==> flow/config.mk <==
export PLATFORM = sky130hd
export DESIGN_NAME = dualPortRAM
export DESIGN_NICKNAME = dualPortRAM
export VERILOG_FILES = /design/flow/design.v
export SDC_FILE = /design/flow/constraint.sdc
export NUM_CORES = 4
export LEC_CHECK = 0
export ABC_AREA = 0
export CAP_MARGIN = 20
export CORE_MARGIN = 10
export CORE_UTILIZATION = 66
export CTS_CLUSTER_DIAMETER = 44
export CTS_CLUSTER_SIZE = 46
export GPL_ROUTABILITY_DRIVEN = 1
export GPL_TIMING_DRIVEN = 1
export PLACE_DENSITY_LB_ADDON = 0.04
export SETUP_SLACK_MARGIN = -0.06
export SLEW_MARGIN = 20
==> flow/constraint.sdc <==
create_clock -name core_clock -period 6.25 [get_ports {clk}]
set_input_delay 1.2500 -clock core_clock [delete_from_list [all_inputs] [get_ports {clk}]]
set_output_delay 1.2500 -clock core_clock [all_outputs]
set_load 0.01 [all_outputs]
==> flow/design.v <==
`timescale 1ns / 1ps
module dualPortRAM(clk,rst,wr_en,rd_en,din,wr_add,rd_add,dout);
	input clk,rst;
	input wr_en, rd_en;
	input [5:0] wr_add,rd_add;
	input [7:0] din;
	output reg [7:0] dout;
	reg [7:0] ram [63:0];
	integer i;
	always@(posedge clk or posedge rst)begin
		if(rst)begin
			for(i=0;i<64;i=i+1)begin
				ram[i] <= 8'd0;
			end
			dout <=8'd0;
		end
		else begin
			if(wr_en)begin
				ram[wr_add] <= din;
			end
			if(rd_en)begin
				dout <= ram[rd_add];
			end
		end
	end
endmodule
==> flow/run.sh <==
#!/bin/bash
# the make line also repeats each setting of config.mk as NAME=value (left out here)
make -C /OpenROAD-flow-scripts/flow DESIGN_CONFIG=/design/flow/config.mk WORK_HOME=/design/flow/orfs CLKGATE_MAP_FILE= finish
==> reports/results.tsv, run 1 <==
stage	metric	value	unit
setup_path	rrSetupSlack	3.32	ns
setup_path	worstSetupPathType	primary input to flop	
synthesis	postSynthCellCount	1851	
synthesis	yosysTopAreaCell	dfrtp_1	
floorplanning	die_h	210	um
synthesis	top_cells_by_count	521 x mux2_2, 520 x dfrtp_1, 143 x nand3_1	
power_and_ir_drop	p_clk_frac	0.404	
synthesis	xor_area_frac	0	
detailed_routing	drt_first_pass_iters	8	
placement	gp_congestion	1.07	
setup_path	worstPathMaxFanout	20	
synthesis	ys_cells	1851	
synthesis	synth-seq-cells	520	
setup_path	r2r_start	ram[35][3]	
global_routing	grt_pass1_wl	127	mm
detailed_routing	wl_met2	37.1	mm
synthesis	netlist_area	0.0238	mm^2
synthesis	ys.flop_type	dfrtp_1	
floorplanning	row_count	69	
setup_path	reg2reg_depth	5	
detailed_routing	detail_route.wl_per_cell	38.0	um
final_timing	finalSetupViolCount	0	
setup_path	worst_setup_path_end_kind	flop	
floorplanning	io_pins	32	
global_routing	antenna_found_initial	3	
detailed_routing	dr_wl_met3	12.2	mm
synthesis	ys_area	0.0238	mm^2
final_timing	rsz0062_at_grt	no	
synthesis	area_leaders	dfrtp_1 55%, mux2_2 25%, nand3_1 3.0%	
final_timing	hold_viol	0	
setup_path	critical_path_depth	9	
detailed_routing	drt_wl_total	88.5	mm
final_timing	period_used_share	0.776	
synthesis	synth-adder-area-share	0	
final_timing	period_needed	4.85	ns
flow_run	tool_warnings	33	
detailed_routing	antenna_left	0	
clock_network	cts.clk_slew.worst_paths	0.07	ns
power_and_ir_drop	leakage	12.2	nW
setup_path	required	6.69	ns
clock_network	cts_tree	built	
power_and_ir_drop	sequentialPowerShare	0.493	
synthesis	mux_share	0.250	
synthesis	synth.distinct_cells	60	
clock_network	htreeDepth	2	
final_timing	worst_pin_slew	1.32	ns
setup_path	cp.buffers_inverters	3	
synthesis	synthArstFlopShare	1.00	
power_and_ir_drop	sw_frac_of_total	0.266	
final_timing	fmax	206	MHz
power_and_ir_drop	comb_power_share	0.103	
placement	port-buffer-count	31	
hold_path	min_path_type	flop to flop	
clock_network	cts_buffers	52	
flow_run	cap_violations	0	
synthesis	logic_family	multiplexers	
final_timing	drv_slew	0	
clock_network	cts_root_buf	clkbuf_16	
layout	syn_to_final_growth	10.7	%
detailed_routing	routed_via_density	7.74	
synthesis	synth_top_cell_by_count	mux2_2	
synthesis	aoi_share	0.0678	
floorplanning	die_w	210	um
setup_path	arrival	5.29	ns
clock_network	post_cts_buffers	0	
global_routing	grt_use_total	0.398	
detailed_routing	wl_met1	32.3	mm
hold_path	min-delay-start	ram[20][1]	
power_and_ir_drop	p_int	0.00613	W
detailed_routing	top_layer	met5	
floorplanning	fp_util	0.669	
synthesis	yosys_warnings	2	
global_routing	overflow	0	
clock_network	post_cts_resize_count	0	
setup_path	slowest_delay	1.12	ns
layout	fin_cells	2329	
synthesis	synth_seq_share	0.547	
setup_path	critPathLaunchType	primary input	
detailed_routing	drt_iter0_drc	2891	
final_timing	post-route-worst-setup-slack	1.40	ns
synthesis	syn_area_per_cell	12.8	um^2
floorplanning	core_region_area	0.0356	mm^2
power_and_ir_drop	comb-power	0.000861	W
setup_path	endpoint	dout[3]	
power_and_ir_drop	vdd_drop_max	0.417	mV
placement	dpl.cell_count	2234	
setup_path	crit_chain	clkdlybuf4s50_1 > buf_4 > nor4b_4 > buf_4 > nand3_1 > nand4_1 > or4_1 > nor4_1 > a21oi_1	
placement	dpl_worst_slack	1.11	ns
global_routing	grt_pass1_vias	17700	
layout	nets	1851	
power_and_ir_drop	p_clk	0.00337	W
clock_network	clock.latency.late_pin	0.62	ns
clock_network	clock-sinks	520	
layout	utilization	0.740	
clock_network	cts_hold_buffers	0	
placement	dp_hpwl	57.8	mm
synthesis	edf_count	0	
synthesis	top_cell_area_share	0.547	
synthesis	synth_nets	1875	
setup_path	crit_slowest_cell	nor4_1	
floorplanning	die_area	0.0440	mm^2
power_and_ir_drop	pwr_density_cell	317	mW/mm^2
hold_path	hold-path-cell-count	1	
power_and_ir_drop	top_power_group	sequential cells	
detailed_routing	via_count	18000	
detailed_routing	route.detailed.drc	0	
setup_path	r2r-end	dout[3]	
setup_path	cpMostUsedCell	buf_4	
final_timing	skew	0.0182	ns
power_and_ir_drop	p_switching	0.00222	W
final_timing	maxSlewHeadroom	0.109	
hold_path	min_to	ram[20][1]	
setup_path	startpoint	rd_add[2]	
global_routing	grt_start_max_net_pins	168	
synthesis	simple_gate_share	0.104	
power_and_ir_drop	pg_seq	0.00412	W
clock_network	cts_buffer_depth	3	
outcome	status	timing/DRC/antenna clean	
setup_path	cp_top_family	simple AND/OR/NAND/NOR gates	
per-layer routing:
metal  vias to the layer above  GRT usage
li1                       6928          -
met1                      9210      0.514
met2                      1490      0.557
met3                       398      0.141
met4                         2      0.265
met5                         -          0
stage by stage:
| stage | cell area [um^2] | total power (W) | hold WS, ns | TNS, ns |
|---|---|---|---|---|
| detailed placement | 24500 | 0.00499 | 0.484 | 0 |
| CTS | 26300 | 0.00831 | 0.499 | 0 |
| floorplan | 23800 | 0.00465 | 0.471 | -1073.40 |
| global placement | 24500 | 0.00495 | 0.480 | 0 |
| finish | 26300 | 0.00835 | 0.502 | 0 |
| global route | 26300 | 0.00856 | 0.514 | 0 |
layout make-up:
class / count / area [um^2]
multi-input cells: 1166 / 10100
inverters: 1 / 7.51
repair buffers: 86 / 746
clock buffers: 60 / 1400
well taps: 461 / 577
diodes: 2 / 5.00
fillers: 2330 / 9250
clock inverters: 33 / 432
flip-flops and latches: 520 / 13000
==> inputs of run 2 (changes only) <==
- CORE_UTILIZATION: 66 -> 65
- PLACE_DENSITY_LB_ADDON: 0.04 -> unset
- SETUP_SLACK_MARGIN: -0.06 -> unset
- clock period: 6.25 -> 3.07 ns (I/O delays scaled with it)
==> run 2 against run 1 <==
Worst setup slack lost 1.3 ns. Area after synthesis is the same. Final cell count grew 12%. Flip-flop count is the same. Combinational power grew 140%. Highest routed layer unchanged. Utilization grew 6.5 points. Critical path type unchanged. Non-clock buffer count grew 278. Via count grew 11%. Clock skew grew 0.0029 ns.
==> reports/results.tsv, run 2 <==
stage	metric	value	unit	change
setup_path	arrival	3.44	ns	-1.85 ns
detailed_routing	routed_via_density	7.64		-1.3%
clock_network	htreeDepth	2		unchanged
flow_run	cap_violations	0		unchanged
floorplanning	core_region_area	0.0358	mm^2	+0.73%
placement	dp_hpwl	69.7	mm	+20%
setup_path	required	3.57	ns	-3.12 ns
power_and_ir_drop	p_switching	0.00467	W	+110%
global_routing	grt_pass1_wl	141	mm	+11%
synthesis	mux_share	0.250		unchanged
synthesis	synth-seq-cells	520		unchanged
flow_run	tool_warnings	32		-3.0%
setup_path	reg2reg_depth	7		+2
synthesis	synth_nets	1875		unchanged
power_and_ir_drop	top_power_group	sequential cells		
setup_path	slowest_delay	0.50	ns	-0.62 ns
synthesis	ys_cells	1851		unchanged
detailed_routing	drt_iter0_drc	3463		+20%
power_and_ir_drop	vdd_drop_max	0.588	mV	+41%
setup_path	critPathLaunchType	primary input		
hold_path	hold-path-cell-count	2		+1
floorplanning	io_pins	32		unchanged
clock_network	cts_root_buf	clkbuf_16		
setup_path	cp.buffers_inverters	4		+1
layout	regArea	0.0130	mm^2	unchanged
detailed_routing	antenna_left	0		unchanged
synthesis	synth_seq_share	0.547		unchanged
global_routing	antenna_found_initial	8		+5
clock_network	post_cts_resize_count	0		unchanged
setup_path	crit_chain	clkdlybuf4s50_1 > buf_12 > and4b_4 > and2_1 > buf_4 > a32oi_1 > nand4_1 > buf_4 > nor4_1 > a21oi_1		
synthesis	area_leaders	dfrtp_1 55%, mux2_2 25%, nand3_1 3.0%		
detailed_routing	route.detailed.drc	0		unchanged
synthesis	netlist_area	0.0238	mm^2	unchanged
synthesis	ys.flop_type	dfrtp_1		
power_and_ir_drop	leakage	13.7	nW	+12%
floorplanning	die_area	0.0446	mm^2	+1.4%
floorplanning	fp_util	0.664		-0.00483
setup_path	cpMostUsedCell	buf_4		
synthesis	top_cells_by_count	521 x mux2_2, 520 x dfrtp_1, 143 x nand3_1		
setup_path	crit_slowest_cell	clkdlybuf4s50_1		
clock_network	cts.clk_slew.worst_paths	0.07	ns	about the same
layout	logic_area	0.0102	mm^2	about the same
final_timing	maxSlewHeadroom	0.357		+0.248
placement	gp_congestion	1.09		+1.9%
synthesis	synth_top_cell_by_count	mux2_2		
global_routing	grt_pass1_vias	19600		+11%
layout	design_area	0.0288	mm^2	+9.6%
final_timing	drv_slew	0		unchanged
global_routing	grt_start_max_net_pins	126		-25%
setup_path	rrSetupSlack	1.00	ns	-2.32 ns
power_and_ir_drop	p_clk	0.00664	W	+97%
setup_path	startpoint	rd_add[0]		
hold_path	min_path_type	primary input to flop		
synthesis	simple_gate_share	0.104		unchanged
final_timing	period_needed	2.94	ns	
synthesis	synth-adder-area-share	0		unchanged
clock_network	post_cts_buffers	0		unchanged
synthesis	xor_area_frac	0		unchanged
synthesis	top_cell_area_share	0.547		unchanged
setup_path	r2r-end	dout[3]		
power_and_ir_drop	sequentialPowerShare	0.493		about the same
placement	port-buffer-count	31		unchanged
setup_path	cp_top_family	buffers and inverters		
final_timing	period_used_share	0.959		+0.183
power_and_ir_drop	p_int	0.0124	W	+100%
power_and_ir_drop	comb-power	0.00203	W	+140%
setup_path	r2r_start	ram[30][3]		
floorplanning	die_h	211	um	+0.69%
synthesis	syn_area_per_cell	12.8	um^2	unchanged
clock_network	clock.latency.late_pin	0.64	ns	+0.02 ns
synthesis	synth.distinct_cells	60		unchanged
setup_path	worstSetupPathType	primary input to flop		
layout	fill_cells	2097		-10%
clock_network	clock-sinks	520		unchanged
power_and_ir_drop	comb_power_share	0.119		+0.016
synthesis	logic_family	multiplexers		
layout	nets	2127		+15%
global_routing	grt_use_total	0.446		+0.0480
power_and_ir_drop	pwr_density_cell	592	mW/mm^2	+87%
placement	dpl_worst_slack	-0.290	ns	-1.40 ns
floorplanning	row_count	69		unchanged
final_timing	skew	0.0211	ns	+0.00289 ns
floorplanning	die_w	211	um	+0.69%
setup_path	worstPathMaxFanout	16		-20%
synthesis	aoi_share	0.0678		unchanged
outcome	status	timing/DRC/antenna clean		
final_timing	finalSetupViolCount	0		unchanged
synthesis	yosys_warnings	2		unchanged
synthesis	yosysTopAreaCell	dfrtp_1		
clock_network	cts_buffer_depth	3		unchanged
setup_path	endpoint	dout[2]		
clock_network	cts_tree	built		
power_and_ir_drop	p_clk_frac	0.389		-0.015
placement	dpl_cell_area	0.0271	mm^2	+11%
hold_path	min-delay-start	din[4]		
clock_network	cts_buffers	50		-3.8%
final_timing	worst_pin_slew	0.965	ns	-0.359 ns
setup_path	worst_setup_path_end_kind	flop		
final_timing	worst_hold_slack	0.413	ns	-0.0881 ns
clock_network	cts_hold_buffers	0		unchanged
final_timing	rsz0062_at_grt	no		
synthesis	ys_area	0.0238	mm^2	unchanged
detailed_routing	via_count	19900		+11%
setup_path	critical_path_depth	10		+1
power_and_ir_drop	power.total	0.0171	W	+100%
synthesis	synthArstFlopShare	1.00		unchanged
power_and_ir_drop	sw_frac_of_total	0.273		+0.00772
final_timing	hold_viol	0		unchanged
detailed_routing	detail_route.wl_per_cell	38.3	um	+0.70%
final_timing	post-route-worst-setup-slack	0.126	ns	-1.27 ns
final_timing	fmax	340	MHz	
detailed_routing	drt_wl_total	99.8	mm	+13%
layout	syn_to_final_growth	21.3	%	
power_and_ir_drop	pg_seq	0.00842	W	+100%
synthesis	postSynthCellCount	1851		unchanged
global_routing	overflow	0		unchanged
hold_path	min_to	ram[53][4]		
detailed_routing	drt_first_pass_iters	8		unchanged
synthesis	edf_count	0		unchanged
-- run 2: per-stage QoR --
stage	util	setup TNS [ns]	std cells
after floorplan	-	-2396.28	1851
after global placement	0.756	-1.30	2512
after detailed placement	0.756	-1.48	2512
after CTS	0.805	0	2604
after global routing	0.805	0	2604
final	0.805	0	2608
-- run 2: per-layer routing --
metal,vias to the layer above,routed length [um],GRT usage
met4,6,8960,0.319
met2,1905,41400,0.628
met1,9941,34300,0.549
li1,7495,-,-
met5,-,28,0
met3,580,15100,0.181
-- run 2: final cells by class --
type / instances / share of cell area
inverter: 1 / 0.000260
sequential: 520 / 0.451
antenna: 4 / 0.000347
clock inverter: 38 / 0.0147
multi-input combinational: 1166 / 0.352
clock buffer: 54 / 0.0461
tap: 461 / 0.0200
timing repair buffer: 364 / 0.116
==> inputs of run 3 (changes only) <==
- ABC_AREA: 0 -> 1
- CORE_MARGIN: 10 -> 2
- CORE_UTILIZATION: 65 -> 69
- CTS_CLUSTER_DIAMETER: 44 -> 258
- CTS_CLUSTER_SIZE: 46 -> unset
- GPL_ROUTABILITY_DRIVEN: 1 -> unset
- GPL_TIMING_DRIVEN: 1 -> unset
- PLACE_DENSITY: unset -> 0.37
- clock period: 3.07 -> 1.99 ns (I/O delays scaled with it)
==> run 3 against run 2 <==
Sequential power increased by 53%. Critical endpoint is now dout[1]. Global-route usage increased by 3.4 points. Cell area decreased by 2.9%. Clock skew decreased by 0.0020 ns. First-iteration DRC count decreased by 10%. Combinational power increased by 37%. Routed wire length decreased by 17%. Critical path type unchanged. Critical path depth increased by 5. Count of clock-buffer cells in the layout increased by 18. Largest power group unchanged.
==> reports/results.tsv, run 3 <==
stage	metric	value	unit	change
global_routing	overflow	0		unchanged
floorplanning	row_count	67		-2.9%
floorplanning	fp_util	0.698		+0.0344
synthesis	area_leaders	dfrtp_1 56%, nand2_1 18%, o21ai_0 10%		
detailed_routing	drt_wl_total	82.5	mm	-17%
detailed_routing	routed_via_density	6.36		-17%
clock_network	cts.clk_slew.worst_paths	0.07	ns	about the same
synthesis	simple_gate_share	0.294		+0.190
clock_network	clock-sinks	520		unchanged
synthesis	synth_top_cell_by_count	nand2_1		
layout	utilization	0.837		+0.0320
power_and_ir_drop	comb_power_share	0.108		-0.011
hold_path	min_path_type	primary input to asynchronous set/reset pin		
floorplanning	io_pins	32		unchanged
synthesis	yosys_warnings	2		unchanged
placement	dpl.cell_count	3525		+40%
power_and_ir_drop	pwr_density_cell	920	mW/mm^2	+55%
setup_path	startpoint	rd_add[0]		
synthesis	synth-seq-cells	520		unchanged
flow_run	tool_warnings	29		-9.4%
setup_path	required	2.48	ns	-1.09 ns
detailed_routing	detail_route.wl_per_cell	22.8	um	-40%
final_timing	drv_slew	0		unchanged
synthesis	syn_area_per_cell	7.86	um^2	-39%
detailed_routing	drt_first_pass_iters	7		-1
global_routing	grt_pass1_vias	22800		+16%
floorplanning	die_w	188	um	-11%
global_routing	grt_use_total	0.480		+0.0340
clock_network	cts_buffer_depth	3		unchanged
power_and_ir_drop	p_switching	0.00689	W	+47%
synthesis	yosysTopAreaCell	dfrtp_1		
synthesis	synth_nets	2996		+60%
detailed_routing	route.detailed.drc	0		unchanged
clock_network	clock.latency.late_pin	0.60	ns	-0.04 ns
layout	syn_to_final_growth	19.9	%	
setup_path	critical_path_depth	15		+5
power_and_ir_drop	comb-power	0.00278	W	+37%
detailed_routing	antenna_left	0		unchanged
setup_path	critPathLaunchType	primary input		
layout	nets	3154		+48%
detailed_routing	drt_iter0_drc	3110		-10%
final_timing	worst_hold_slack	0.261	ns	-0.153 ns
setup_path	cp.buffers_inverters	4		unchanged
setup_path	crit_chain	dlygate4sd2_1 > nand2_2 > inv_1 > buf_4 > nand2_1 > buf_4 > nor2_1 > nand2_1 > nand2_1 > nor2_1 > nand2_1 > nor2_2 > nand2_1 > o21bai_1 > nand2_1		
synthesis	ys.flop_type	dfrtp_1		
power_and_ir_drop	p_int	0.0189	W	+52%
synthesis	netlist_area	0.0234	mm^2	-1.8%
synthesis	synthArstFlopShare	1.00		unchanged
synthesis	synth-adder-area-share	0		unchanged
synthesis	mux_share	0		-0.250
synthesis	xor_area_frac	0		unchanged
final_timing	hold_viol	0		unchanged
power_and_ir_drop	p_clk_frac	0.391		+0.002
clock_network	cts_tree	built		
clock_network	post_cts_buffers	0		unchanged
floorplanning	die_area	0.0353	mm^2	-21%
placement	dpl_cell_area	0.0261	mm^2	-3.5%
setup_path	rrSetupSlack	0.42	ns	-0.58 ns
setup_path	slowest_delay	0.28	ns	-0.22 ns
detailed_routing	via_count	23000		+15%
global_routing	grt_pass1_wl	128	mm	-9.3%
synthesis	edf_count	0		unchanged
final_timing	finalSetupViolCount	0		unchanged
synthesis	synth_seq_share	0.557		+0.0101
global_routing	antenna_found_initial	6		-2
placement	port-buffer-count	31		unchanged
synthesis	ys_cells	2972		+61%
final_timing	period_used_share	0.948		-0.0107
synthesis	postSynthCellCount	2972		+61%
clock_network	cts_hold_buffers	0		unchanged
final_timing	skew	0.0191	ns	-0.00196 ns
synthesis	aoi_share	0.113		+0.0449
final_timing	worst_pin_slew	0.736	ns	-0.229 ns
final_timing	fmax	530	MHz	
final_timing	maxSlewHeadroom	0.509		+0.152
power_and_ir_drop	top_power_group	sequential cells		
power_and_ir_drop	pg_seq	0.0129	W	+53%
final_timing	rsz0062_at_grt	no		
synthesis	synth.distinct_cells	19		-68%
clock_network	cts_buffers	51		+2.0%
setup_path	endpoint	dout[1]		
floorplanning	core_region_area	0.0334	mm^2	-6.6%
clock_network	htreeDepth	2		unchanged
layout	fin_cells	3618		+39%
power_and_ir_drop	sequentialPowerShare	0.501		+0.008
synthesis	logic_family	simple AND/OR/NAND/NOR gates		
setup_path	worstSetupPathType	primary input to flop		
flow_run	cap_violations	0		unchanged
synthesis	top_cells_by_count	1146 x nand2_1, 520 x dfrtp_1, 488 x o21ai_0		
setup_path	cp_top_family	simple AND/OR/NAND/NOR gates		
power_and_ir_drop	sw_frac_of_total	0.267		-0.00612
setup_path	crit_slowest_cell	dlygate4sd2_1		
synthesis	ys_area	0.0234	mm^2	-1.8%
synthesis	top_cell_area_share	0.557		+0.0101
setup_path	reg2reg_depth	8		+1
layout	design_area	0.0280	mm^2	-2.9%
power_and_ir_drop	p_clk	0.0101	W	+52%
global_routing	grt_start_max_net_pins	72		-43%
final_timing	period_needed	1.89	ns	
outcome	status	timing/DRC/antenna clean		
placement	gp_congestion	1.03		-5.8%
power_and_ir_drop	vdd_drop_max	0.860	mV	+46%
setup_path	cpMostUsedCell	nand2_1		
floorplanning	die_h	188	um	-11%
placement	dp_hpwl	53.4	mm	-23%
setup_path	arrival	2.38	ns	-1.06 ns
power_and_ir_drop	leakage	14.2	nW	+3.6%
setup_path	worst_setup_path_end_kind	flop		
setup_path	r2r_start	ram[58][7]		
setup_path	r2r-end	dout[7]		
setup_path	worstPathMaxFanout	4		-12
clock_network	cts_root_buf	clkbuf_16		
run 3: final cells by class:
class,count,area [um^2]
sequential,520,13000
antenna,2,5.00
clock buffer,72,1500
clock inverter,19,230
inverter,47,188
tap,448,561
timing repair buffer,273,2850
fill,1988,5450
multi-input combinational,2237,9650
run 3: stage by stage:
step | setup WS [ns] | power (W) | setup TNS (ns)
after floorplan | -5.47 | 0.0144 | -2845.56
after global placement | -1.03 | 0.0154 | -53.32
after detailed placement | -1.04 | 0.0156 | -66.45
after CTS | 0.00320 | 0.0256 | 0
after global routing | 0.00748 | 0.0266 | 0
final | 0.103 | 0.0258 | 0
run 3: per-layer routing:
metal	up-vias	GRT usage	part of all wire
li1	9956	-	-
met1	10800	0.606	0.35
met2	1719	0.733	0.45
met3	470	0.113	0.12
met4	6	0.348	0.080
met5	-	0	0.00042
run 3: repair_timing:
item	4_1_cts	5_1_grt
pin swaps	2	2
setup endpoints to repair	15	9
resized	40	36
==> inputs of run 4 (changes only) <==
- ABC_AREA: 1 -> unset
- CORE_UTILIZATION: 69 -> 65
- CTS_CLUSTER_DIAMETER: 258 -> unset
- HOLD_SLACK_MARGIN: unset -> -0.08
- PLACE_DENSITY: 0.37 -> unset
- SETUP_SLACK_MARGIN: unset -> 0.88
- clock period: 1.99 -> 2.95 ns (I/O delays scaled with it)
==> run 4 against run 3 <==
Global-route usage up 8.4 points. Critical path depth down 4. Utilization up 1.0 points. Sequential share of layout area down 4.2 points.
==> reports/results.tsv, run 4 <==
stage	metric	value	unit	change
floorplanning	die_h	195	um	+3.9%
final_timing	fmax	420	MHz	
synthesis	synth-seq-cells	520		unchanged
synthesis	synth_nets	1875		-37%
final_timing	post-route-worst-setup-slack	0.571	ns	+0.469 ns
placement	dpl_worst_slack	-0.872	ns	+0.166 ns
clock_network	cts_buffers	53		+3.9%
final_timing	drv_slew	0		unchanged
setup_path	slowest_delay	0.55	ns	+0.27 ns
synthesis	synth_top_cell_by_count	mux2_2		
synthesis	ys.flop_type	dfrtp_1		
clock_network	cts_tree	built		
synthesis	netlist_area	0.0238	mm^2	+1.8%
detailed_routing	antenna_left	0		unchanged
synthesis	yosysTopAreaCell	dfrtp_1		
synthesis	synth_seq_share	0.547		-0.0101
final_timing	hold_viol	0		unchanged
synthesis	xor_area_frac	0		unchanged
power_and_ir_drop	top_power_group	sequential cells		
placement	port-buffer-count	31		unchanged
floorplanning	core_region_area	0.0363	mm^2	+8.7%
floorplanning	die_area	0.0381	mm^2	+7.9%
detailed_routing	route.detailed.drc	0		unchanged
power_and_ir_drop	p_clk_frac	0.401		+0.010
synthesis	synth-adder-area-share	0		unchanged
synthesis	logic_family	multiplexers		
synthesis	ys_cells	1851		-38%
synthesis	top_cell_area_share	0.547		-0.0101
placement	dp_hpwl	70.0	mm	+31%
detailed_routing	detail_route.wl_per_cell	41.4	um	+81%
setup_path	r2r-end	dout[5]		
floorplanning	io_pins	32		unchanged
flow_run	cap_violations	0		unchanged
placement	dpl.cell_count	2499		-29%
setup_path	startpoint	rd_add[3]		
clock_network	cts_hold_buffers	0		unchanged
outcome	status	timing/DRC/antenna clean		
setup_path	critPathLaunchType	primary input		
synthesis	synthArstFlopShare	1.00		unchanged
synthesis	aoi_share	0.0678		-0.0449
setup_path	arrival	2.88	ns	+0.50 ns
clock_network	cts.clk_slew.worst_paths	0.07	ns	about the same
setup_path	cp.buffers_inverters	6		+2
floorplanning	die_w	195	um	+3.9%
power_and_ir_drop	power.total	0.0187	W	-27%
floorplanning	fp_util	0.654		-0.0439
layout	syn_to_final_growth	29.5	%	
setup_path	endpoint	dout[2]		
final_timing	finalSetupViolCount	0		unchanged
setup_path	worst_setup_path_end_kind	flop		
global_routing	overflow	0		unchanged
clock_network	clock-sinks	520		unchanged
flow_run	tool_warnings	32		+10%
global_routing	grt_pass1_vias	20700		-9.2%
hold_path	min_path_type	primary input to asynchronous set/reset pin		
final_timing	maxSlewHeadroom	0.390		-0.119
synthesis	mux_share	0.250		+0.250
final_timing	period_needed	2.38	ns	
detailed_routing	via_count	21300		-7.2%
synthesis	simple_gate_share	0.104		-0.190
power_and_ir_drop	p_int	0.0138	W	-27%
setup_path	crit_slowest_cell	nand4_1		
clock_network	cts_buffer_depth	3		unchanged
synthesis	ys_area	0.0238	mm^2	+1.8%
global_routing	grt_pass1_wl	150	mm	+17%
setup_path	worstSetupPathType	primary input to flop		
power_and_ir_drop	pwr_density_cell	608	mW/mm^2	-34%
clock_network	htreeDepth	2		unchanged
setup_path	rrSetupSlack	0.82	ns	+0.40 ns
clock_network	cts_root_buf	clkbuf_16		
final_timing	skew	0.0307	ns	+0.0116 ns
setup_path	r2r_start	ram[39][5]		
synthesis	top_cells_by_count	521 x mux2_2, 520 x dfrtp_1, 143 x nand3_1		
power_and_ir_drop	p_switching	0.00496	W	-28%
global_routing	grt_start_max_net_pins	89		+24%
power_and_ir_drop	pg_seq	0.00882	W	-32%
layout	fill_cells	1774		-11%
synthesis	edf_count	0		unchanged
synthesis	postSynthCellCount	1851		-38%
layout	nets	2178		-31%
floorplanning	row_count	70		+4.5%
detailed_routing	routed_via_density	7.99		+26%
layout	fin_cells	2671		-26%
final_timing	worst_hold_slack	0.399	ns	+0.138 ns
power_and_ir_drop	comb-power	0.00239	W	-14%
power_and_ir_drop	sw_frac_of_total	0.265		-0.00251
setup_path	crit_chain	buf_8 > buf_6 > buf_6 > and4b_1 > buf_12 > buf_12 > buf_4 > a31oi_1 > nand4_1 > nor4_4 > a21oi_2		
setup_path	worstPathMaxFanout	13		+9
placement	gp_congestion	1.10		+7.0%
synthesis	synth.distinct_cells	60		+41
power_and_ir_drop	leakage	14.6	nW	+2.7%
final_timing	rsz0062_at_grt	yes		
final_timing	worst_pin_slew	0.915	ns	+0.179 ns
setup_path	required	3.45	ns	+0.97 ns
power_and_ir_drop	vdd_drop_max	0.631	mV	-27%
clock_network	clock.latency.late_pin	0.63	ns	+0.03 ns
detailed_routing	drt_iter0_drc	3639		+17%
setup_path	critical_path_depth	11		-4
power_and_ir_drop	comb_power_share	0.128		+0.020
setup_path	cp_top_family	simple AND/OR/NAND/NOR gates		
synthesis	area_leaders	dfrtp_1 55%, mux2_2 25%, nand3_1 3.0%		
power_and_ir_drop	p_clk	0.00751	W	-26%
synthesis	yosys_warnings	2		unchanged
synthesis	syn_area_per_cell	12.8	um^2	+64%
setup_path	reg2reg_depth	6		-2
detailed_routing	drt_first_pass_iters	8		+1
global_routing	grt_use_total	0.564		+0.0840
final_timing	period_used_share	0.806		-0.142
detailed_routing	drt_wl_total	110	mm	+34%
power_and_ir_drop	sequentialPowerShare	0.471		-0.030
global_routing	antenna_found_initial	11		+5
## run 4: per-stage QoR
stage,TNS [ns],utilization,area [um^2]
after global placement,-4.19,0.751,27300
after detailed placement,-3.79,0.751,27300
after global routing,0,0.847,30800
final,0,0.847,30800
after CTS,0,0.835,30300
after floorplan,-2446.20,-,24300
## run 4: per-layer routing
metal | global-route usage | vias up | share of wire
li1 | - | 7609 | -
met2 | 0.776 | 2333 | 0.40
met1 | 0.680 | 10500 | 0.32
met4 | 0.452 | 14 | 0.11
met5 | 0.0281 | - | 0.0018
met3 | 0.261 | 878 | 0.17
## run 4: layout make-up
cell class / instances / area [um^2] / area share
multi-input cells: 1166 / 11000 / 0.356
repair buffers: 412 / 4300 / 0.140
clock buffers: 77 / 1590 / 0.0516
inverters: 1 / 7.51 / 0.000244
flip-flops and latches: 520 / 13000 / 0.423
diodes: 10 / 25.0 / 0.000813
well taps: 468 / 586 / 0.0190
clock inverters: 17 / 314 / 0.0102
## run 4: what timing repair did
item	4_1_cts	5_1_grt
pin swaps	58	42
gates cloned	6	0
setup buffers	53	9
hold endpoints to repair	0	0
setup endpoints to repair	208	194
gates resized	167	71
==> inputs of run 5 (changes only) <==
- CELL_PAD_IN_SITES_GLOBAL_PLACEMENT: unset -> 3
- CORE_ASPECT_RATIO: unset -> 1.42
- CORE_MARGIN: 2 -> 6
- CORE_UTILIZATION: 65 -> 32
- CTS_CLUSTER_DIAMETER: unset -> 96
- GPL_ROUTABILITY_DRIVEN: unset -> 0
- HOLD_SLACK_MARGIN: -0.08 -> unset
- MAX_ROUTING_LAYER: unset -> met4
- PLACE_DENSITY_LB_ADDON: unset -> 0.08
- SETUP_SLACK_MARGIN: 0.88 -> unset
- clock period: 2.95 -> 3.6 ns (I/O delays scaled with it)
==> run 5 against run 4 <==
Still clean on timing, DRC and antenna. Clock skew fell by 0.018 ns. Worst hold slack improved by 0.098 ns. Total power fell by 20%. Combinational power fell by 29%. Critical path depth rose by 1. Worst setup slack got worse by 0.12 ns. Via count fell by 16%. Register-to-register slack improved by 0.70 ns. Critical path type unchanged. Largest power group unchanged.
==> reports/results.tsv, run 5 <==
stage	metric	value	unit	change
outcome	status	timing/DRC/antenna clean		
clock_network	cts_tree	built		
setup_path	worstSetupPathType	primary input to flop		
setup_path	worstPathMaxFanout	12		-1
final_timing	hold_viol	0		unchanged
final_timing	period_needed	3.15	ns	
setup_path	r2r-end	dout[3]		
power_and_ir_drop	p_clk	0.00613	W	-18%
power_and_ir_drop	top_power_group	sequential cells		
synthesis	aoi_share	0.0678		unchanged
final_timing	worst_hold_slack	0.497	ns	+0.0983 ns
synthesis	ys_area	0.0238	mm^2	unchanged
hold_path	min-delay-start	ram[49][6]		
setup_path	critPathLaunchType	primary input		
power_and_ir_drop	p_int	0.0110	W	-20%
power_and_ir_drop	pg_seq	0.00707	W	-20%
final_timing	skew	0.0127	ns	-0.0180 ns
final_timing	rsz0062_at_grt	no		
setup_path	cpMostUsedCell	buf_4		
detailed_routing	drt_wl_total	115	mm	+4.1%
setup_path	required	4.12	ns	+0.67 ns
detailed_routing	route.detailed.drc	0		unchanged
synthesis	synth_seq_share	0.547		unchanged
placement	dp_hpwl	81.1	mm	+16%
setup_path	crit_slowest_cell	nor4_1		
setup_path	slowest_delay	0.54	ns	about the same
final_timing	maxSlewHeadroom	0.327		-0.0627
detailed_routing	detail_route.wl_per_cell	37.7	um	-8.8%
global_routing	grt_pass1_wl	159	mm	+5.9%
clock_network	clock.latency.late_pin	0.64	ns	about the same
setup_path	critical_path_depth	12		+1
setup_path	rrSetupSlack	1.52	ns	+0.70 ns
floorplanning	io_pins	32		unchanged
setup_path	cp_top_family	buffers and inverters		
detailed_routing	drt_first_pass_iters	5		-3
synthesis	synth_nets	1875		unchanged
final_timing	finalSetupViolCount	0		unchanged
synthesis	edf_count	0		unchanged
synthesis	top_cells_by_count	521 x mux2_2, 520 x dfrtp_1, 143 x nand3_1		
setup_path	crit_chain	clkdlybuf4s50_1 > buf_4 > buf_12 > nor4bb_4 > buf_4 > buf_4 > nand3_1 > nand4_1 > or4_1 > nor4_1 > buf_4 > a21oi_1		
power_and_ir_drop	p_switching	0.00387	W	-22%
global_routing	grt_pass1_vias	18500		-11%
final_timing	fmax	318	MHz	
clock_network	cts_hold_buffers	0		unchanged
setup_path	r2r_start	ram[13][3]		
floorplanning	die_area	0.0811	mm^2	+110%
setup_path	cp.buffers_inverters	6		unchanged
power_and_ir_drop	p_clk_frac	0.412		+0.011
power_and_ir_drop	comb-power	0.00169	W	-29%
floorplanning	row_count	118		+69%
clock_network	post_cts_resize_count	0		-100%
synthesis	xor_area_frac	0		unchanged
power_and_ir_drop	vdd_drop_max	0.381	mV	-40%
synthesis	area_leaders	dfrtp_1 55%, mux2_2 25%, nand3_1 3.0%		
final_timing	worst_pin_slew	1.01	ns	+0.0940 ns
hold_path	min_path_type	flop to flop		
synthesis	mux_share	0.250		unchanged
power_and_ir_drop	sw_frac_of_total	0.260		-0.00486
synthesis	netlist_area	0.0238	mm^2	unchanged
setup_path	worst_setup_path_end_kind	flop		
floorplanning	fp_util	0.325		-0.330
layout	syn_to_final_growth	22.1	%	
placement	port-buffer-count	31		unchanged
floorplanning	die_h	337	um	+73%
hold_path	min_to	ram[49][6]		
setup_path	endpoint	dout[3]		
synthesis	yosysTopAreaCell	dfrtp_1		
detailed_routing	routed_via_density	5.86		-27%
power_and_ir_drop	leakage	13.5	nW	-7.6%
detailed_routing	via_count	17900		-16%
floorplanning	core_region_area	0.0732	mm^2	+100%
setup_path	reg2reg_depth	7		+1
detailed_routing	drt_iter0_drc	1523		-58%
synthesis	logic_family	multiplexers		
synthesis	synthArstFlopShare	1.00		unchanged
synthesis	top_cell_area_share	0.547		unchanged
clock_network	cts_root_buf	clkbuf_16		
hold_path	hold-path-cell-count	1		
synthesis	yosys_warnings	2		unchanged
layout	utilization	0.396		-0.451
synthesis	synth_top_cell_by_count	mux2_2		
power_and_ir_drop	sequentialPowerShare	0.475		+0.004
setup_path	arrival	3.66	ns	+0.78 ns
synthesis	ys.flop_type	dfrtp_1		
flow_run	tool_warnings	27		-16%
clock_network	cts_buffers	57		+7.5%
global_routing	antenna_found_initial	4		-7
power_and_ir_drop	comb_power_share	0.114		-0.014
floorplanning	die_w	241	um	+23%
flow_run	cap_violations	0		unchanged
synthesis	simple_gate_share	0.104		unchanged
synthesis	synth.distinct_cells	60		unchanged
final_timing	period_used_share	0.874		+0.0675
clock_network	clock-sinks	520		unchanged
synthesis	synth-seq-cells	520		unchanged
clock_network	cts.clk_slew.worst_paths	0.06	ns	about the same
layout	nets	2066		-5.1%
final_timing	drv_slew	0		unchanged
synthesis	synth-adder-area-share	0		unchanged
final_timing	setup_tns	0	ns	unchanged
synthesis	ys_cells	1851		unchanged
clock_network	cts_buffer_depth	3		unchanged
synthesis	syn_area_per_cell	12.8	um^2	unchanged
setup_path	startpoint	rd_add[1]		
synthesis	postSynthCellCount	1851		unchanged
global_routing	overflow	0		unchanged
power_and_ir_drop	pwr_density_cell	513	mW/mm^2	-16%
global_routing	grt_start_max_net_pins	65		-27%
clock_network	htreeDepth	2		unchanged
global_routing	grt_use_total	0.290		-0.274
detailed_routing	antenna_left	0		unchanged
clock_network	post_cts_buffers	0		-100%
## run 5: metal layers
layer | global-route usage | part of all wire | vias up
li1 | - | - | 7375
met1 | 0.367 | 0.42 | 9700
met2 | 0.468 | 0.49 | 591
met3 | 0.0357 | 0.044 | 211
met4 | 0.128 | 0.054 | 0
met5 | - | 0 | -
## run 5: per-stage QoR
stage	total power [W]	setup WS, ns	area [um^2]	std cells
finish	0.0149	0.454	29000	3049
global route	0.0154	0.417	29000	3048
CTS	0.0150	0.426	29000	3046
detailed placement	0.00886	-0.237	27100	2943
global placement	0.00880	-0.225	27100	2943
floorplan	0.00807	-4.18	23800	1851
## run 5: layout make-up
cell class                      count  area (um^2)
Clock inverter                     11          115
Sequential cell                   520        13000
Tap cell                          960         1200
Fill cell                        7081        44200
Timing Repair Buffer              296         2700
Multi-Input combinational cell   1166        10200
Clock buffer                       92         1820
Inverter                            1         7.51
Antenna cell                        3         7.51
==> inputs of run 6 (changes only) <==
- ABC_AREA: unset -> 1
- CAP_MARGIN: 20 -> 5
- CELL_PAD_IN_SITES_GLOBAL_PLACEMENT: 3 -> unset
- CORE_ASPECT_RATIO: 1.42 -> unset
- CORE_MARGIN: 6 -> 2
- CORE_UTILIZATION: 32 -> 72
- CTS_CLUSTER_DIAMETER: 96 -> unset
- CTS_CLUSTER_SIZE: unset -> 15
- GPL_ROUTABILITY_DRIVEN: 0 -> unset
- MAX_ROUTING_LAYER: met4 -> unset
- PLACE_DENSITY: unset -> 0.95
- PLACE_DENSITY_LB_ADDON: 0.08 -> unset
- SETUP_SLACK_MARGIN: unset -> 0.65
- clock period: 3.6 -> 2.22 ns (I/O delays scaled with it)
==> run 6 against run 5 <==
The run now fails in 5_1_grt. Die area decreased by 58%. Area after synthesis shrank 1.8%. Synthesized cell count grew 61%.
==> reports/results.tsv, run 6 <==
stage	metric	value	unit	change
synthesis	xor_area_frac	0		unchanged
outcome	status	aborted with a tool error		
global_routing	grt_use_total	0.784		
synthesis	edf_count	0		unchanged
clock_network	cts_root_buf	clkbuf_16		
synthesis	synth_top_cell_by_count	nand2_1		
clock_network	cts_buffer_depth	3		unchanged
clock_network	cts_hold_buffers	0		unchanged
synthesis	synth_nets	2996		+60%
synthesis	yosys_warnings	2		unchanged
synthesis	synth-seq-cells	520		unchanged
synthesis	ys_area	0.0234	mm^2	-1.8%
floorplanning	core_region_area	0.0317	mm^2	-57%
synthesis	postSynthCellCount	2972		+61%
synthesis	yosysTopAreaCell	dfrtp_1		
outcome	stop_stage	5_1_grt		
floorplanning	io_pins	32		unchanged
placement	dpl_cell_area	0.0258	mm^2	-4.6%
synthesis	synthArstFlopShare	1.00		unchanged
synthesis	synth-adder-area-share	0		unchanged
floorplanning	fp_util	0.736		+0.412
synthesis	area_leaders	dfrtp_1 56%, nand2_1 18%, o21ai_0 10%		
floorplanning	die_w	184	um	-24%
clock_network	htreeDepth	2		unchanged
synthesis	ys_cells	2972		+61%
synthesis	netlist_area	0.0234	mm^2	-1.8%
placement	dpl.cell_count	3457		+17%
clock_network	clock-sinks	520		unchanged
synthesis	logic_family	simple AND/OR/NAND/NOR gates		
synthesis	syn_area_per_cell	7.86	um^2	-39%
floorplanning	die_h	184	um	-45%
clock_network	cts_buffers	50		-12%
floorplanning	die_area	0.0339	mm^2	-58%
floorplanning	row_count	65		-45%
outcome	error_line	[ERROR GRT-0116] Global routing finished with congestion. Check the congestion regions in the DRC Viewer.		
synthesis	top_cell_area_share	0.557		+0.0101
global_routing	overflow	27		
synthesis	mux_share	0		-0.250
synthesis	ys.flop_type	dfrtp_1		
synthesis	simple_gate_share	0.294		+0.190
placement	dp_hpwl	53.6	mm	-34%
placement	port-buffer-count	31		unchanged
synthesis	synth_seq_share	0.557		+0.0101
synthesis	aoi_share	0.113		+0.0449
synthesis	synth.distinct_cells	19		-68%
synthesis	top_cells_by_count	1146 x nand2_1, 520 x dfrtp_1, 488 x o21ai_0		
placement	gp_congestion	1.06		
-- run 6: stage by stage --
step | setup TNS [ns] | setup slack [ns]
after floorplan | -2749.88 | -5.29
after global placement | -9.58 | -0.651
after detailed placement | -25.30 | -0.691
after CTS | 0 | 0.587
-- run 6: what timing repair did --
| item | 4_1_cts |
|---|---|
| endpoints found under the setup margin | 499 |
| setup buffers | 35 |
| cloned | 8 |
| pin swaps | 69 |
| resized | 293 |
-- run 6: metal layers --
| metal | overflow | GRT usage |
|---|---|---|
| met1 | 1 | 0.791 |
| met2 | 8 | 0.897 |
| met3 | 0 | 0.682 |
| met4 | 18 | 0.767 |
| met5 | 0 | 0.458 |
==> inputs of run 7 (changes only) <==
- ABC_AREA: 1 -> 0
- CAP_MARGIN: 5 -> 20
- CTS_CLUSTER_DIAMETER: unset -> 364
- CTS_CLUSTER_SIZE: 15 -> 13
- GPL_ROUTABILITY_DRIVEN: unset -> 1
- GPL_TIMING_DRIVEN: unset -> 1
- HOLD_SLACK_MARGIN: unset -> 0.28
- PLACE_DENSITY: 0.95 -> unset
- PLACE_DENSITY_LB_ADDON: unset -> 0.04
- SETUP_SLACK_MARGIN: 0.65 -> -0.04
- clock period: 2.22 -> 1.98 ns (I/O delays scaled with it)
==> run 7 against run 6 <==
Now fails the layout checks on setup timing. Synthesized cell count down 38%. Die area rose by 1.8%. Area after synthesis up 1.8%.
==> reports/results.tsv, run 7 <==
stage	metric	value	unit	change
synthesis	netlist_area	0.0238	mm^2	+1.8%
power_and_ir_drop	top_power_group	sequential cells		
synthesis	synth_nets	1875		-37%
power_and_ir_drop	comb_power_share	0.145		
layout	fill_cells	1130		
clock_network	cts_buffer_depth	3		unchanged
clock_network	cts_tree	built		
setup_path	slowest_delay	0.59	ns	
detailed_routing	routed_via_density	8.71		
final_timing	hold_viol	0		
synthesis	yosysTopAreaCell	dfrtp_1		
power_and_ir_drop	vdd_drop_max	1.04	mV	
final_timing	maxSlewHeadroom	0.399		
synthesis	ys_cells	1851		-38%
power_and_ir_drop	sw_frac_of_total	0.292		
synthesis	synth-seq-cells	520		unchanged
setup_path	crit_slowest_cell	or4_4		
setup_path	critPathLaunchType	flop		
placement	port-buffer-count	31		unchanged
final_timing	skew	0.0479	ns	
clock_network	cts_buffers	45		-10%
outcome	status	finished with violations		
placement	dpl_cell_area	0.0278	mm^2	+7.5%
global_routing	grt_pass1_vias	21900		
layout	regArea	0.0130	mm^2	
clock_network	clock-sinks	520		unchanged
floorplanning	row_count	66		+1.5%
setup_path	cp_top_family	simple AND/OR/NAND/NOR gates		
flow_run	tool_warnings	33		
final_timing	setup_tns	-1.29	ns	
floorplanning	die_w	186	um	+0.89%
layout	design_area	0.0300	mm^2	
floorplanning	io_pins	32		unchanged
synthesis	synth_seq_share	0.547		-0.0101
final_timing	period_needed	2.21	ns	
global_routing	met2_usage	0.857		
clock_network	cts.clk_slew.worst_paths	0.07	ns	
setup_path	critical_path_depth	6		
global_routing	grt_pass1_wl	157	mm	
synthesis	top_cells_by_count	521 x mux2_2, 520 x dfrtp_1, 143 x nand3_1		
final_timing	finalSetupViolCount	11		
synthesis	mux_share	0.250		+0.250
synthesis	aoi_share	0.0678		-0.0449
placement	dp_hpwl	67.7	mm	+26%
layout	syn_to_final_growth	26.3	%	
floorplanning	fp_util	0.731		-0.00533
placement	gp_congestion	1.11		+5.2%
detailed_routing	drt_iter0_drc	6010		
hold_path	min_path_type	primary input to flop		
synthesis	postSynthCellCount	1851		-38%
synthesis	top_cell_area_share	0.547		-0.0101
floorplanning	core_region_area	0.0325	mm^2	+2.6%
layout	logic_area	0.0106	mm^2	
synthesis	xor_area_frac	0		unchanged
floorplanning	die_h	186	um	+0.89%
setup_path	worstPathMaxFanout	2		
setup_path	r2r_start	ram[39][5]		
layout	nets	2226		
setup_path	crit_chain	mux2_2 > nand3_2 > nand4_1 > or4_4 > a211oi_2 > a21oi_2		
final_timing	fmax	452	MHz	
synthesis	synthArstFlopShare	1.00		unchanged
flow_run	cap_violations	0		
final_timing	rsz0062_at_grt	yes		
synthesis	synth.distinct_cells	60		+41
detailed_routing	antenna_left	0		
setup_path	startpoint	ram[39][5]		
synthesis	area_leaders	dfrtp_1 55%, mux2_2 25%, nand3_1 3.0%		
detailed_routing	detail_route.wl_per_cell	44.0	um	
global_routing	use_met1	0.723		
synthesis	edf_count	0		unchanged
power_and_ir_drop	p_clk_frac	0.328		
setup_path	endpoint	dout[5]		
setup_path	arrival	2.71	ns	
setup_path	worstSetupPathType	flop to flop		
global_routing	antenna_found_initial	12		
final_timing	period_used_share	1.12		
final_timing	post-route-worst-setup-slack	-0.231	ns	
setup_path	worst_setup_path_end_kind	flop		
setup_path	cp.buffers_inverters	0		
power_and_ir_drop	comb-power	0.00366	W	
detailed_routing	drt_first_pass_iters	19		
synthesis	ys.flop_type	dfrtp_1		
global_routing	met3_usage	0.457		
detailed_routing	route.detailed.drc	0		
power_and_ir_drop	p_clk	0.00828	W	
power_and_ir_drop	pg_seq	0.0133	W	
power_and_ir_drop	leakage	14.4	nW	
setup_path	rrSetupSlack	-0.23	ns	
power_and_ir_drop	pwr_density_cell	840	mW/mm^2	
synthesis	logic_family	multiplexers		
global_routing	top_usage_layer	met2		
power_and_ir_drop	p_switching	0.00737	W	
global_routing	grt_start_max_net_pins	109		
detailed_routing	drt_wl_total	117	mm	
hold_path	min_to	ram[44][1]		
synthesis	synth-adder-area-share	0		unchanged
synthesis	yosys_warnings	2		unchanged
hold_path	min-delay-start	din[1]		
detailed_routing	via_count	23100		
final_timing	drv_slew	0		
clock_network	cts_root_buf	clkbuf_16		
setup_path	reg2reg_depth	6		
clock_network	htreeDepth	2		unchanged
power_and_ir_drop	p_int	0.0179	W	
synthesis	ys_area	0.0238	mm^2	+1.8%
final_timing	worst_pin_slew	0.897	ns	
hold_path	hold-path-cell-count	3		
power_and_ir_drop	sequentialPowerShare	0.527		
global_routing	grt_use_total	0.664		
synthesis	syn_area_per_cell	12.8	um^2	+64%
setup_path	required	2.48	ns	
synthesis	simple_gate_share	0.104		-0.190
outcome	so_faults	setup timing		
global_routing	overflow	0		
synthesis	synth_top_cell_by_count	mux2_2		
floorplanning	die_area	0.0345	mm^2	+1.8%
setup_path	r2r-end	dout[5]		
clock_network	clock.latency.late_pin	0.65	ns	
==> run 7: layout make-up <==
type | instances | share of cell area
clock buffers | 46 | 0.0383
flip-flops and latches | 520 | 0.433
well taps | 442 | 0.0184
multi-input cells | 1166 | 0.353
diodes | 9 | 0.000750
clock inverters | 1 | 0.000541
inverters | 1 | 0.000250
repair buffers | 468 | 0.156
==> run 7: metal layers <==
| metal | vias up | part of all wire | wire (um) |
|---|---|---|---|
| met5 | - | 0.0060 | 701 |
| met2 | 3131 | 0.37 | 43500 |
| met3 | 1417 | 0.19 | 22600 |
| met1 | 10900 | 0.29 | 34200 |
| li1 | 7660 | - | - |
| met4 | 27 | 0.14 | 15800 |
==> run 7: stage by stage <==
stage	util	power (W)	hold slack [ns]	cells	setup WS [ns]
after detailed placement	0.853	0.0162	0.484	2545	-1.23
after global placement	0.853	0.0159	0.479	2545	-1.18
final	0.923	0.0252	0.413	2653	-0.231
after CTS	0.906	0.0241	0.431	2608	-0.0418
after global routing	0.923	0.0255	0.431	2649	-0.307
after floorplan	-	0.0147	0.471	1851	-5.48
==> run 7: repair_timing <==
item,in CTS,in global routing
hold endpoints to repair,5,0
endpoints found under the setup margin,12,29
pin swaps,31,30
hold buffers,1,0
gates resized,95,90
cloned,2,1
buffers inserted,18,43
==> inputs of run 8 (changes only) <==
- ABC_AREA: 0 -> unset
- CORE_UTILIZATION: 72 -> 66
- CTS_CLUSTER_DIAMETER: 364 -> unset
- CTS_CLUSTER_SIZE: 13 -> unset
- GPL_ROUTABILITY_DRIVEN: 1 -> unset
- GPL_TIMING_DRIVEN: 1 -> unset
- HOLD_SLACK_MARGIN: 0.28 -> unset
- PLACE_DENSITY_LB_ADDON: 0.04 -> unset
- SETUP_SLACK_MARGIN: -0.04 -> 0.4
- clock period: 1.98 -> 3.12 ns (I/O delays scaled with it)
==> run 8 against run 7 <==
Now clean on timing, DRC and antenna. Cell area fell by 4.1%. Register-to-register slack improved by 1.3 ns. Worst setup slack improved by 0.61 ns. Utilization fell by 11 points. Clock power fell by 22%. Worst hold slack got worse by 0.022 ns. Sequential power fell by 38%. First-iteration DRC count fell by 51%. Total power fell by 34%. Count of clock-buffer cells in the layout rose by 29. Largest power group unchanged. Highest routed layer unchanged.
==> reports/results.tsv, run 8 <==
stage	metric	value	unit	change
synthesis	synth-adder-area-share	0		unchanged
detailed_routing	antenna_left	0		unchanged
detailed_routing	drt_iter0_drc	2945		-51%
power_and_ir_drop	leakage	13.7	nW	-4.4%
setup_path	r2r-end	dout[5]		
global_routing	grt_pass1_vias	19500		-11%
setup_path	arrival	3.23	ns	+0.52 ns
synthesis	yosysTopAreaCell	dfrtp_1		
clock_network	cts.clk_slew.worst_paths	0.07	ns	about the same
power_and_ir_drop	sw_frac_of_total	0.258		-0.0338
power_and_ir_drop	comb-power	0.00198	W	-46%
setup_path	startpoint	rd_add[4]		
flow_run	cap_violations	0		unchanged
setup_path	cp_top_family	buffers and inverters		
synthesis	synth.distinct_cells	60		unchanged
clock_network	cts_buffers	52		+16%
setup_path	cpMostUsedCell	buf_4		
final_timing	skew	0.0261	ns	-0.0217 ns
flow_run	tool_warnings	33		unchanged
synthesis	yosys_warnings	2		unchanged
synthesis	simple_gate_share	0.104		unchanged
synthesis	synth_seq_share	0.547		unchanged
synthesis	logic_family	multiplexers		
setup_path	crit_chain	clkdlybuf4s50_1 > buf_4 > buf_4 > nor2b_4 > buf_4 > buf_12 > a32oi_1 > nand4_1 > nor4b_2 > buf_4 > a21oi_1		
setup_path	rrSetupSlack	1.03	ns	+1.26 ns
layout	nets	2113		-5.1%
synthesis	synth-seq-cells	520		unchanged
clock_network	cts_buffer_depth	3		unchanged
synthesis	synthArstFlopShare	1.00		unchanged
clock_network	clock.latency.late_pin	0.63	ns	-0.02 ns
final_timing	worst_pin_slew	0.954	ns	+0.0566 ns
power_and_ir_drop	p_clk	0.00642	W	-22%
power_and_ir_drop	comb_power_share	0.119		-0.026
power_and_ir_drop	p_switching	0.00429	W	-42%
placement	dpl_worst_slack	-0.826	ns	+0.408 ns
setup_path	cp.buffers_inverters	6		+6
detailed_routing	routed_via_density	7.54		-13%
global_routing	grt_pass1_wl	136	mm	-14%
detailed_routing	detail_route.wl_per_cell	36.6	um	-17%
floorplanning	io_pins	32		unchanged
setup_path	slowest_delay	0.45	ns	-0.14 ns
final_timing	finalSetupViolCount	0		-11
synthesis	mux_share	0.250		unchanged
setup_path	worstPathMaxFanout	18		+16
synthesis	ys.flop_type	dfrtp_1		
final_timing	setup_tns	0	ns	+1.29 ns
synthesis	ys_cells	1851		unchanged
floorplanning	die_w	194	um	+4.4%
final_timing	maxSlewHeadroom	0.364		-0.0350
floorplanning	row_count	69		+4.5%
synthesis	top_cells_by_count	521 x mux2_2, 520 x dfrtp_1, 143 x nand3_1		
synthesis	top_cell_area_share	0.547		unchanged
hold_path	min_path_type	primary input to asynchronous set/reset pin		
setup_path	reg2reg_depth	6		unchanged
synthesis	xor_area_frac	0		unchanged
detailed_routing	route.detailed.drc	0		unchanged
synthesis	ys_area	0.0238	mm^2	unchanged
floorplanning	core_region_area	0.0356	mm^2	+9.3%
clock_network	htreeDepth	2		unchanged
final_timing	hold_viol	0		unchanged
synthesis	aoi_share	0.0678		unchanged
detailed_routing	drt_wl_total	94.9	mm	-19%
clock_network	cts_tree	built		
setup_path	required	3.61	ns	+1.13 ns
synthesis	area_leaders	dfrtp_1 55%, mux2_2 25%, nand3_1 3.0%		
placement	port-buffer-count	31		unchanged
global_routing	grt_start_max_net_pins	102		-6.4%
setup_path	critical_path_depth	11		+5
synthesis	postSynthCellCount	1851		unchanged
synthesis	edf_count	0		unchanged
floorplanning	die_area	0.0376	mm^2	+8.9%
power_and_ir_drop	vdd_drop_max	0.623	mV	-40%
layout	utilization	0.810		-0.113
floorplanning	fp_util	0.669		-0.0623
setup_path	r2r_start	ram[55][5]		
layout	syn_to_final_growth	21.2	%	
detailed_routing	via_count	19600		-15%
setup_path	worst_setup_path_end_kind	flop		
detailed_routing	drt_first_pass_iters	8		-11
power_and_ir_drop	p_clk_frac	0.386		+0.058
floorplanning	die_h	194	um	+4.4%
power_and_ir_drop	p_int	0.0123	W	-31%
final_timing	drv_slew	0		unchanged
global_routing	antenna_found_initial	4		-8
setup_path	worstSetupPathType	primary input to flop		
outcome	status	timing/DRC/antenna clean		
global_routing	overflow	0		unchanged
clock_network	post_cts_buffers	0		-18
synthesis	synth_nets	1875		unchanged
final_timing	period_used_share	0.878		-0.238
placement	dp_hpwl	65.0	mm	-4.0%
final_timing	period_needed	2.74	ns	
power_and_ir_drop	pwr_density_cell	577	mW/mm^2	-31%
synthesis	synth_top_cell_by_count	mux2_2		
setup_path	endpoint	dout[4]		
clock_network	cts_hold_buffers	0		-1
clock_network	clock-sinks	520		unchanged
setup_path	crit_slowest_cell	clkdlybuf4s50_1		
power_and_ir_drop	top_power_group	sequential cells		
clock_network	cts_root_buf	clkbuf_16		
final_timing	fmax	365	MHz	
setup_path	critPathLaunchType	primary input		
power_and_ir_drop	pg_seq	0.00823	W	-38%
power_and_ir_drop	sequentialPowerShare	0.495		-0.032
final_timing	rsz0062_at_grt	no		
global_routing	grt_use_total	0.507		-0.158
synthesis	netlist_area	0.0238	mm^2	unchanged
synthesis	syn_area_per_cell	12.8	um^2	unchanged
final_timing	post-route-worst-setup-slack	0.380	ns	+0.611 ns
placement	gp_congestion	1.07		-4.3%
run 8: through the flow:
stage / total power (W) / instances / instance area (um^2) / hold WS [ns]
after CTS: 0.0165 / 2590 / 28700 / 0.375
after global routing: 0.0170 / 2592 / 28800 / 0.389
after global placement: 0.0100 / 2494 / 26900 / 0.480
final: 0.0166 / 2593 / 28800 / 0.391
after floorplan: 0.00931 / 1851 / 23800 / 0.471
after detailed placement: 0.0102 / 2494 / 26900 / 0.484
run 8: area by class of cell:
type                            instances  area, um^2
Sequential cell                       520       13000
Multi-Input combinational cell       1166       10300
Tap cell                              461         577
Antenna cell                            1        2.50
Inverter                                1        7.51
Clock buffer                           75        1550
Clock inverter                         21         195
Timing Repair Buffer                  348        3150
Fill cell                            2106        6750
run 8: what timing repair did:
item	CTS	global route
cloned	0	2
setup endpoints to repair	8	8
resized	26	21
pin swaps	11	10
run 8: per-layer routing:
| metal | global-route usage | routed length, um |
|---|---|---|
| met5 | 0 | 14 |
| met4 | 0.380 | 9010 |
| met3 | 0.188 | 13700 |
| met2 | 0.712 | 39300 |
| met1 | 0.643 | 32800 |
==> inputs of run 9 (changes only) <==
- SETUP_SLACK_MARGIN: 0.4 -> -0.2
- clock period: 3.12 -> 2.04 ns (I/O delays scaled with it)
==> run 9 against run 8 <==
The layout now fails its checks (setup timing). Flip-flop count unchanged. Critical endpoint is now dout[0]. Clock power up 53%. Routed wire length up 2.4%. Sequential power up 53%. Register-to-register slack worse by 0.99 ns. Non-clock buffer count up 69. Count of clock-buffer cells in the layout down 2. Total power up 54%. Critical path depth unchanged. First-iteration DRC count down 3.2%. Cell area up 4.2%. Global-route usage up 1.6 points.
==> reports/results.tsv, run 9 <==
stage	metric	value	unit	change
outcome	status	finished with violations		
outcome	so_faults	setup timing		
setup_path	reg2reg_depth	5		-1
placement	dpl.cell_count	2566		+2.9%
synthesis	logic_family	multiplexers		
setup_path	worstSetupPathType	primary input to flop		
setup_path	worst_setup_path_end_kind	flop		
power_and_ir_drop	pg_seq	0.0126	W	+53%
floorplanning	row_count	69		unchanged
synthesis	edf_count	0		unchanged
setup_path	crit_chain	dlygate4sd2_1 > buf_2 > buf_4 > nor4b_4 > buf_12 > buf_4 > a32oi_1 > buf_4 > nand4_1 > nor4_4 > a21oi_1		
clock_network	cts_root_buf	clkbuf_16		
setup_path	cp.buffers_inverters	6		unchanged
layout	fill_cells	1857		-12%
detailed_routing	antenna_left	0		unchanged
flow_run	cap_violations	0		unchanged
final_timing	drv_slew	0		unchanged
placement	port-buffer-count	31		unchanged
setup_path	critical_path_depth	11		unchanged
clock_network	clock.latency.late_pin	0.64	ns	about the same
power_and_ir_drop	p_switching	0.00662	W	+54%
clock_network	cts_tree	built		
synthesis	synth_nets	1875		unchanged
synthesis	top_cell_area_share	0.547		unchanged
detailed_routing	diodes	0		-1
synthesis	synth_top_cell_by_count	mux2_2		
setup_path	required	2.53	ns	-1.08 ns
clock_network	cts_buffers	52		unchanged
synthesis	mux_share	0.250		unchanged
synthesis	top_cells_by_count	521 x mux2_2, 520 x dfrtp_1, 143 x nand3_1		
power_and_ir_drop	sw_frac_of_total	0.258		+0.000266
setup_path	slowest_delay	0.54	ns	+0.09 ns
final_timing	rsz0062_at_grt	yes		
detailed_routing	routed_via_density	7.54		about the same
synthesis	ys_area	0.0238	mm^2	unchanged
synthesis	ys_cells	1851		unchanged
floorplanning	core_region_area	0.0356	mm^2	unchanged
setup_path	endpoint	dout[0]		
final_timing	finalSetupViolCount	20		+20
power_and_ir_drop	p_clk_frac	0.384		-0.002
synthesis	area_leaders	dfrtp_1 55%, mux2_2 25%, nand3_1 3.0%		
placement	gp_congestion	1.03		-2.9%
power_and_ir_drop	leakage	14.3	nW	+4.0%
final_timing	maxSlewHeadroom	0.372		+0.00750
setup_path	cpMostUsedCell	buf_4		
global_routing	overflow	0		unchanged
setup_path	startpoint	rd_add[0]		
floorplanning	die_h	194	um	unchanged
detailed_routing	drt_wl_total	97.2	mm	+2.4%
detailed_routing	via_count	20000		+2.3%
floorplanning	fp_util	0.669		unchanged
setup_path	arrival	2.84	ns	-0.39 ns
setup_path	crit_slowest_cell	nor4_4		
global_routing	grt_pass1_wl	141	mm	+3.6%
synthesis	netlist_area	0.0238	mm^2	unchanged
setup_path	r2r_start	ram[46][0]		
clock_network	cts.clk_slew.worst_paths	0.07	ns	about the same
final_timing	fmax	425	MHz	
setup_path	r2r-end	dout[0]		
final_timing	worst_pin_slew	0.943	ns	-0.0112 ns
synthesis	yosys_warnings	2		unchanged
synthesis	synthArstFlopShare	1.00		unchanged
flow_run	tool_warnings	30		-9.1%
global_routing	grt_use_total	0.522		+0.0156
final_timing	setup_tns	-1.68	ns	-1.68 ns
power_and_ir_drop	p_int	0.0190	W	+54%
detailed_routing	route.detailed.drc	0		unchanged
placement	dp_hpwl	65.8	mm	+1.3%
global_routing	grt_pass1_vias	20300		+4.2%
final_timing	period_used_share	1.15		+0.276
layout	nets	2183		+3.3%
synthesis	ys.flop_type	dfrtp_1		
final_timing	hold_viol	0		unchanged
power_and_ir_drop	sequentialPowerShare	0.492		-0.003
synthesis	postSynthCellCount	1851		unchanged
floorplanning	die_area	0.0376	mm^2	unchanged
power_and_ir_drop	power.total	0.0256	W	+54%
detailed_routing	drt_first_pass_iters	6		-2
synthesis	synth_seq_share	0.547		unchanged
synthesis	synth-seq-cells	520		unchanged
detailed_routing	drt_iter0_drc	2850		-3.2%
global_routing	antenna_found_initial	2		-2
setup_path	cp_top_family	buffers and inverters		
power_and_ir_drop	top_power_group	sequential cells		
power_and_ir_drop	vdd_drop_max	1.02	mV	+64%
synthesis	synth-adder-area-share	0		unchanged
hold_path	min_path_type	primary input to asynchronous set/reset pin		
synthesis	aoi_share	0.0678		unchanged
synthesis	synth.distinct_cells	60		unchanged
power_and_ir_drop	pwr_density_cell	854	mW/mm^2	+48%
floorplanning	io_pins	32		unchanged
final_timing	skew	0.0265	ns	+0.000322 ns
setup_path	rrSetupSlack	0.04	ns	-0.99 ns
placement	dpl_worst_slack	-1.15	ns	-0.322 ns
global_routing	grt_start_max_net_pins	65		-36%
power_and_ir_drop	p_clk	0.00983	W	+53%
clock_network	clock-sinks	520		unchanged
final_timing	post-route-worst-setup-slack	-0.315	ns	-0.695 ns
detailed_routing	detail_route.wl_per_cell	36.6	um	about the same
synthesis	xor_area_frac	0		unchanged
setup_path	critPathLaunchType	primary input		
layout	syn_to_final_growth	26.2	%	
synthesis	syn_area_per_cell	12.8	um^2	unchanged
power_and_ir_drop	comb_power_share	0.124		+0.005
clock_network	htreeDepth	2		unchanged
layout	fin_cells	2655		+2.4%
clock_network	cts_buffer_depth	3		unchanged
synthesis	yosysTopAreaCell	dfrtp_1		
final_timing	period_needed	2.36	ns	
floorplanning	die_w	194	um	unchanged
power_and_ir_drop	comb-power	0.00319	W	+61%
synthesis	simple_gate_share	0.104		unchanged
setup_path	worstPathMaxFanout	8		-10
-- run 9: timing repair --
action | 4_1_cts | 5_1_grt
hold buffers | 0 | 0
setup endpoints to repair | 8 | 29
pin swaps | 27 | 3
resized | 73 | 9
buffers inserted | 10 | 0
cloned | 4 | 0
-- run 9: cell type report --
type / count / area [um^2] / share of cell area
flip-flops and latches: 520 / 13000 / 0.433
clock buffers: 73 / 1450 / 0.0483
multi-input cells: 1167 / 10400 / 0.348
inverters: 1 / 7.51 / 0.000250
well taps: 461 / 577 / 0.0192
repair buffers: 417 / 4280 / 0.143
clock inverters: 16 / 244 / 0.00813
-- run 9: per-layer routing --
metal  global-route usage  vias up  wire length, um
li1                     -     7610                -
met1                0.661    10000            33500
met2                0.729     1815            40200
met3                0.186      570            13400
met4                0.410        9             9870
met5               0.0396        -              220
-- run 9: per-stage QoR --
step / hold slack, ns / area [um^2] / utilization
5_1_grt: 0.291 / 30000 / 0.844
6_report: 0.255 / 30000 / 0.844
3_5_place_dp: 0.486 / 28000 / 0.786
2_1_floorplan: 0.471 / 23800 / -
4_1_cts: 0.253 / 30000 / 0.844
3_3_place_gp: 0.479 / 28000 / 0.786
Power is estimated from default activity; no workload was simulated.
